## try-quartz
## error_correction
module error_correction # (
    parameter puf_sig_length     = 256,
    parameter ipid_N             = 16
)
(
    input                                clk,
    input                                rst_n,
    input        [1:0]                   pcm_instruction,
    input        [puf_sig_length-1:0]    pcm_puf_in,
    input                                pcm_puf_in_valid,
    input        [$clog2(ipid_N)-1:0]    pcm_ipid_number,
    output logic [puf_sig_length-1:0]    pcm_puf_out,
    output logic                         pcm_puf_out_valid,
    output logic                         pcm_S_c  
);
make LEC_CHECK=0 ABC_AREA=0 CAP_MARGIN=20 CELL_PAD_IN_SITES_DETAIL_PLACEMENT=0 CORE_MARGIN=6 CORE_UTILIZATION=58 GPL_TIMING_DRIVEN=0 MAX_ROUTING_LAYER=met5 PLACE_DENSITY_LB_ADDON=0.08 SLEW_MARGIN=20 TNS_END_PERCENT=25 finish   # period 2.81 ns
run.sh (not shown) runs the stock make flow with config.mk's settings and CLKGATE_MAP_FILE=.
No crash in try-quartz: every stage finished, but the layout fails its final checks due to setup timing.
What try-delta does differently from try-quartz at the input level:
- a deleted MAX_ROUTING_LAYER that had been met5
- a deleted TNS_END_PERCENT that had been 25
- an added CTS_CLUSTER_SIZE of 37
- a deleted ABC_AREA that had been 0
- a change of CORE_MARGIN from 6 to 2
- a deleted CELL_PAD_IN_SITES_DETAIL_PLACEMENT that had been 0
- a change of CORE_UTILIZATION from 58 to 70
- a deleted PLACE_DENSITY_LB_ADDON that had been 0.08
- a deleted GPL_TIMING_DRIVEN that had been 0
- an added PLACE_DENSITY of 0.6
- a change of the clock period (ns, I/O delays scaled along) from 2.81 to 2.2
Notes after the runs:
Weighted congestion at the end of routability-driven global placement ends up lower on try-quartz.
The flow ended early for try-delta: it failed with a tool error in clock tree synthesis.
Die area is lower on try-delta
try-delta -> try-quartz: area after synthesis delta 0, exact match
Relative to try-quartz, placement-stage worst setup slack increased by 1.27 ns in try-delta.
try-delta vs try-quartz on effective utilization at floorplan: try-delta is the higher one.
Between try-delta and try-quartz, total half-perimeter wirelength after legalization and detailed placement is higher for try-quartz, try-delta comes in under that.
Here is what was changed in the inputs of try-raven compared with try-delta.
- an added SETUP_SLACK_MARGIN of 0.75
- a change of CORE_UTILIZATION from 70 to 68
- a change of the clock period (ns, I/O delays scaled along) from 2.2 to 2.9
Notes after the runs:
There was hardly any difference in placer congestion estimate between try-raven and try-delta. Changes observed in try-raven relative to try-delta: vertical die dimension went up, placed wire-length estimate after detailed placement fell by 9.3%, die width climbed about 1.4%, share of cell area taken by muxes after synthesis about even, area of placed instances -1.5%. Die size delta for try-raven relative to try-delta: about 3% higher. Re pre-CTS setup slack: try-delta and try-raven aren't equal, and the lower value belongs to try-delta. In the flow results for try-delta and try-raven, the number of cell rows is larger on try-raven. No final results exist for try-raven, since it was stopped by error ODB-0269 during global routing.
Here is what was changed in the inputs of try-xenon compared with try-raven.
- PLACE_DENSITY removed (was 0.6)
- SETUP_SLACK_MARGIN removed (was 0.75)
- CTS_CLUSTER_SIZE removed (was 37)
- CORE_UTILIZATION changed from 68 to 64
- the clock period (ns, I/O delays scaled along) changed from 2.9 to 2.15
Layout checks on try-xenon: not met. Flow itself completed; violations: setup timing. Against try-raven as the reference, try-xenon delivers a higher placement row count. Number of buffers created by CTS ended up 1 higher on try-xenon than on try-raven. On buffer count from post-CTS setup fixing, the higher figure sits with try-xenon, not try-raven.

* * *

## job 1818
error_correction again, from the RTL that the note above started with.
## error_correction
module error_correction # (
    parameter puf_sig_length     = 256,
    parameter ipid_N             = 16
)
(
    input                                clk,
    input                                rst_n,
    input        [1:0]                   pcm_instruction,
    input        [puf_sig_length-1:0]    pcm_puf_in,
    input                                pcm_puf_in_valid,
    input        [$clog2(ipid_N)-1:0]    pcm_ipid_number,
    output logic [puf_sig_length-1:0]    pcm_puf_out,
    output logic                         pcm_puf_out_valid,
    output logic                         pcm_S_c  
);
clock: 2.9 ns
lec_check: 0
cap_margin: 20
core_margin: 2
core_utilization: 70
cts_cluster_size: 37
place_density: 0.6
setup_slack_margin: 0.74
slew_margin: 20
FAIL job 1818 @ global routing: tool exited with error
--- input diff job 1818..job 5265 ---
Settings: a deleted CTS_CLUSTER_SIZE that had been 37; a change of CORE_UTILIZATION from 70 to 40; a deleted SETUP_SLACK_MARGIN that had been 0.74; a change of the clock period (ns, I/O delays scaled along) from 2.9 to 5.0.
--- outcome ---
The total clock buffers created by CTS in job 1818 is 0.936 times that in job 5265.
From job 5265 to job 1818, count of state elements after synthesis did not move at all.
Job 5265: full flow OK, the timing, design-rule and antenna checks passed
Going from job 1818 to job 5265, post-synth area from yosys stat closely matched the old numbers, placed wire-length estimate decreased by about 12% relative to the old numbers, share of async-settable or async-resettable flops after synthesis closely matched the old numbers.
Input-level comparison between job 4100 and job 5265:
Settings: the clock period (ns, I/O delays scaled along): 5.0 -> 3.88.
Notes after the runs:
Job 4100 vs. job 5265: via count grew by 1040; tap cell instance count ~0 delta; worst-case hold slack rose by 190 ps; final instance area increased 3.3%.
Of job 4100 and job 5265, it is job 4100 that has the higher number of stages on the worst setup path.
Job 4100: power share of the combinational group is 1.7 points higher than what job 5265 reported.
Between job 4100 and job 5265, the fraction of met3 tracks used by global routing is higher for job 5265.
| switching share of power | job 4100 vs job 5265 | 0.36 points lower |
Final critical-path setup slack for job 4100 is lower than for job 5265.
Job 4100 vs job 5265: final net count up
For job 4820, these inputs were changed with respect to job 4100:
Settings: CTS_CLUSTER_SIZE newly set to 59; CORE_UTILIZATION changed from 40 to 70; the clock period (ns, I/O delays scaled along) changed from 3.88 to 3.11.
==> results <==
Job 4820 ends up with a critical path depth that is 1 lower than in job 4100. Complete run, failing final checks: job 4820, reason setup timing. What job 4820 reported for site row count has to be multiplied by 1.3 to get the figure for job 4100. Looking at kind of path behind the tightest hold check, the input port to async pin result is from job 4820; the flop to flop one comes from job 4100. Taking job 4100 as the reference point, the final worst-path cycle share of job 4820 rises by 25 points. Going from job 4100 to job 4820, setup slack on the worst flop-to-flop path dropped 720 ps; signed area change from the synthesized netlist to the final layout increased 2.5 points. NOTE design internal power job 4100->job 4820 increased by more than 10%. | met3 track utilization from global routing | higher: job 4820 |. Job 4820 vs job 4100, critical path launch point: pcm_puf_in[111] vs pcm_ipid_number[0].
Power and IR drop assume default switching activity.
